==> inputs of run A <==
==> flow/design.v <==
`timescale 1ns / 1ps
module skin_detection(
    input clk,
    input n_rst,
    input [23:0] i_vid_data,
    input i_vid_hsync,
    input i_vid_vsync,
    input i_vid_VDE,
    input [3:0] sw,
    output reg [23:0] o_vid_data,
    output reg o_vid_hsync,
    output reg o_vid_vsync,
    output reg o_vid_VDE
);
    localparam [7:0] skin_y = 8'd80;
    localparam [7:0] skin_cb_min = 8'd70;  
    localparam [7:0] skin_cb_max = 8'd135;  
    localparam [7:0] skin_cr_min = 8'd120;  
    localparam [7:0] skin_cr_max = 8'd180;   
    reg signed [8:0] y, ytemp;
    reg signed [8:0] cb;
    reg signed [8:0] cr;
    reg signed [8:0] rtemp,gtemp,btemp, rtemp2, gtemp2, btemp2;
    localparam [7:0] r  = 8'd255;
    localparam [7:0] g = 8'd0;
    localparam [7:0] b = 8'd255;
    wire [7:0] red, green, blue;
    assign {red, blue, green} = i_vid_data;
    wire hsync = i_vid_hsync;
    wire vsync = i_vid_vsync;
    wire VDE = i_vid_VDE;
    always @(posedge clk) begin
        if(sw == 4'd1) begin
        ytemp <= 16+ (256*red+green*645+blue*98)/1000;
        cb <= (577*(btemp-ytemp))/1000+128;
        cr <= (713*(rtemp-ytemp))/1000+128;
        y <= ytemp;
        rtemp <= red;
        gtemp <= green;
        btemp <= blue;
        rtemp2 <= rtemp;
        gtemp2 <= gtemp;
        btemp2 <= btemp;
        if(y > skin_y && skin_cb_min < cb && skin_cb_max > cb && skin_cr_min < cr && skin_cr_max > cr) begin
            o_vid_data[23:16] <= rtemp2;
            o_vid_data[15:8] <= btemp2;
            o_vid_data[7:0] <= gtemp2;
        end else begin
            o_vid_data[23:16] <= r;
            o_vid_data[15:8] <= b;
            o_vid_data[7:0] <= g;
        end
        o_vid_hsync <=  hsync;
        o_vid_vsync <=  vsync;
        o_vid_VDE <=  VDE;
    end
    end
endmodule
`timescale 1ns / 1ps
module inversion(
    input clk,
    input n_rst,
    input [23:0] i_vid_data,
    input i_vid_hsync,
    input i_vid_vsync,
    input i_vid_VDE,
    input [3:0] sw,
    output reg [23:0] o_vid_data,
    output reg o_vid_hsync,
    output reg o_vid_vsync,
    output reg o_vid_VDE
);
    wire [7:0] red, green, blue;
    assign {red, green, blue} = i_vid_data;
 always @(posedge clk) begin
        if(sw == 4'd2) begin
            o_vid_data[23:16] <= 255-red;
            o_vid_data[15:8] <= 255-green;
            o_vid_data[7:0] <= 255-blue;
        end
        o_vid_hsync <= i_vid_hsync;
        o_vid_vsync <=  i_vid_vsync;
        o_vid_VDE <=  i_vid_VDE;
        end
endmodule
`timescale 1ns / 1ps
module position(
input clk,
    input n_rst,
    input [23:0] i_vid_data,
    input i_vid_hsync,
    input i_vid_vsync,
    input i_vid_VDE,
    input [3:0] sw,
    output reg [23:0] o_vid_data,
    output reg o_vid_hsync,
    output reg o_vid_vsync,
    output reg o_vid_VDE
);
    wire [7:0] red, green, blue;
    reg [16:0] vcount, hcount;
    reg [16:0] vcount_q, hcount_q;
    assign {red, blue, green} = i_vid_data;
    always @* begin
        hcount = hcount_q;
        vcount = vcount_q;
        if(!n_rst) begin
            hcount = 0;
            vcount = 0;
        end else
            if(i_vid_VDE) begin
        if(hcount_q>=16'd1919) begin
            hcount = 0;
            if(vcount_q>=16'd1079)
                vcount =0;
         else vcount = vcount_q +1;
    end else hcount = hcount_q +1;
    end
    end
    always @(posedge clk) begin
        hcount_q <= hcount;
        vcount_q <= vcount;
    end
    wire [7:0] grey = (3*red)/100 + (59*green)/100 + (11*blue)/100;
     always @(posedge clk) begin
           if(sw == 4'd3) begin
             if (hcount > 200 && hcount < 800) begin
                o_vid_data[23:16] <= grey;
                 o_vid_data[15:8] <= grey; 
                 o_vid_data[7:0] <= grey;         
           end
           else
             o_vid_data <= i_vid_data;
           end
           o_vid_hsync <= i_vid_hsync;
           o_vid_vsync <=  i_vid_vsync;
           o_vid_VDE <=  i_vid_VDE;
           end
endmodule
`timescale 1ns / 1ps
module colour_change #
(
    parameter DATA_WIDTH = 24  
)
(
    input  wire                   clk,
    input  wire                   n_rst,
    input  wire [DATA_WIDTH-1:0] i_vid_data,
    input  wire                  i_vid_hsync,
    input  wire                  i_vid_vsync,
    input  wire                  i_vid_VDE,
    output reg [DATA_WIDTH-1:0] o_vid_data,
    output reg                  o_vid_hsync,
    output reg                  o_vid_vsync,
    output reg                  o_vid_VDE,
    input wire [3:0] btn,
    input wire [3:0] sw,
    output wire [3:0] led 
);
 assign led = 4'd0;
 wire [23:0] out1, out2,out3;
   wire hsync, vsync, vde, hsync2, vsync2, vde2, hsync3, vsync3, vde3;
   always@* begin
       case(sw)
           4'd1:begin o_vid_data=out1;
           o_vid_hsync = hsync;
           o_vid_vsync = vsync;
           o_vid_VDE = vde;
           end
           4'd2: begin 
            o_vid_data=out2;
            o_vid_hsync = hsync2;
            o_vid_vsync = vsync2;
            o_vid_VDE = vde2;
           end
           4'd3: begin 
           o_vid_data=out3;
           o_vid_hsync = hsync3;
           o_vid_vsync = vsync3;
           o_vid_VDE = vde3;
          end
          default: begin
           o_vid_data=i_vid_data;
           o_vid_hsync = i_vid_hsync;
           o_vid_vsync = i_vid_vsync;
           o_vid_VDE = i_vid_VDE;
           end
       endcase
   end
   skin_detection skin(.clk(clk), .n_rst(n_rst), .i_vid_data(i_vid_data), .i_vid_hsync(i_vid_hsync), .i_vid_vsync(i_vid_vsync), .i_vid_VDE(i_vid_VDE), .o_vid_data(out1), .o_vid_hsync(hsync), .o_vid_vsync(vsync), .o_vid_VDE(vde), .sw(sw));
   inversion inverse(.clk(clk), .n_rst(n_rst), .i_vid_data(i_vid_data), .i_vid_hsync(i_vid_hsync), .i_vid_vsync(i_vid_vsync), .i_vid_VDE(i_vid_VDE), .o_vid_data(out2), .o_vid_hsync(hsync2), .o_vid_vsync(vsync2), .o_vid_VDE(vde2), .sw(sw));
   position pos(.clk(clk), .n_rst(n_rst), .i_vid_data(i_vid_data), .i_vid_hsync(i_vid_hsync), .i_vid_vsync(i_vid_vsync), .i_vid_VDE(i_vid_VDE), .o_vid_data(out3), .o_vid_hsync(hsync3), .o_vid_vsync(vsync3), .o_vid_VDE(vde3), .sw(sw));
endmodule
==> flow/run.sh <==
#!/bin/bash
# the make line also repeats each setting of config.mk as NAME=value (left out here)
make -C /OpenROAD-flow-scripts/flow DESIGN_CONFIG=/design/flow/config.mk WORK_HOME=/design/flow/orfs CLKGATE_MAP_FILE= finish
==> flow/config.mk <==
export PLATFORM = sky130hd
export DESIGN_NAME = colour_change
export DESIGN_NICKNAME = colour_change
export VERILOG_FILES = /design/flow/design.v
export SDC_FILE = /design/flow/constraint.sdc
export NUM_CORES = 4
export LEC_CHECK = 0
export ABC_AREA = 1
export CAP_MARGIN = 20
export CELL_PAD_IN_SITES_DETAIL_PLACEMENT = 2
export CORE_ASPECT_RATIO = 1.64
export CORE_MARGIN = 2
export CORE_UTILIZATION = 40
export CTS_CLUSTER_DIAMETER = 398
export GPL_ROUTABILITY_DRIVEN = 0
export GPL_TIMING_DRIVEN = 1
export HOLD_SLACK_MARGIN = 0.29
export SETUP_SLACK_MARGIN = 2.19
export SLEW_MARGIN = 35
export TNS_END_PERCENT = 85
==> flow/constraint.sdc <==
create_clock -name core_clock -period 10.1 [get_ports {clk}]
set_input_delay 2.0200 -clock core_clock [delete_from_list [all_inputs] [get_ports {clk}]]
set_output_delay 2.0200 -clock core_clock [all_outputs]
set_load 0.01 [all_outputs]
==> run C (differences from run A) <==
Settings changed: ABC_AREA 1 to default, CELL_PAD_IN_SITES_DETAIL_PLACEMENT 2 to default, CORE_ASPECT_RATIO 1.64 to default, CORE_UTILIZATION 40 to 66, CTS_CLUSTER_DIAMETER 398 to default, GPL_ROUTABILITY_DRIVEN 0 to default, GPL_TIMING_DRIVEN 1 to default, HOLD_SLACK_MARGIN 0.29 to default, SETUP_SLACK_MARGIN 2.19 to 3.89, SLEW_MARGIN 35 to 20, TNS_END_PERCENT 85 to default.
==> flow/constraint.sdc (replaced) <==
create_clock -name core_clock -period 14.9 [get_ports {clk}]
set_input_delay 2.9800 -clock core_clock [delete_from_list [all_inputs] [get_ports {clk}]]
set_output_delay 2.9800 -clock core_clock [all_outputs]
set_load 0.01 [all_outputs]
==> comparison table <==
Simple-gate area share of the yosys netlist: run C 0.193; run A 0.300
Outcome: run C finished with violations; run A aborted with a tool error
Last stage reached: run C -; run A detailed placement
Layout check failures: run C capacitance limit, slew limit, setup timing; run A -
Number of standard cells reported by yosys: run C 3106; run A 3234
Compound-cell area share of the yosys netlist: run C 0.231; run A 0.106
Starting utilization of the core area: run C 0.673; run A 0.403
XOR/XNOR share of the synthesized area: run C 0.0846; run A 0.0691
Number of library cell types mapped by synthesis: run C 146; run A 83
Synthesis area per yosys: run C 26100 um2; run A 24200 um2
Area leader share: run C 0.183; run A 0.198
Post-synth mux share: run C 0.0407; run A 0
Post-synth design cell area: run C 26100 um2; run A 24200 um2
Core Box Area: run C 38800 um2; run A 59900 um2
Adder-Cell Fraction of Synth Area: run C 0.199; run A 0.203
Number of placement rows: run C 72; run A 115
Horizontal extent of the die: run C 203 um; run A 196 um
Total die area: run C 41200 um2; run A 62400 um2
Post-synthesis sequential area ratio: run C 0.198; run A 0.214
Die extent in y: run C 203 um; run A 319 um
Instance tally after logic synthesis: run C 3106; run A 3234
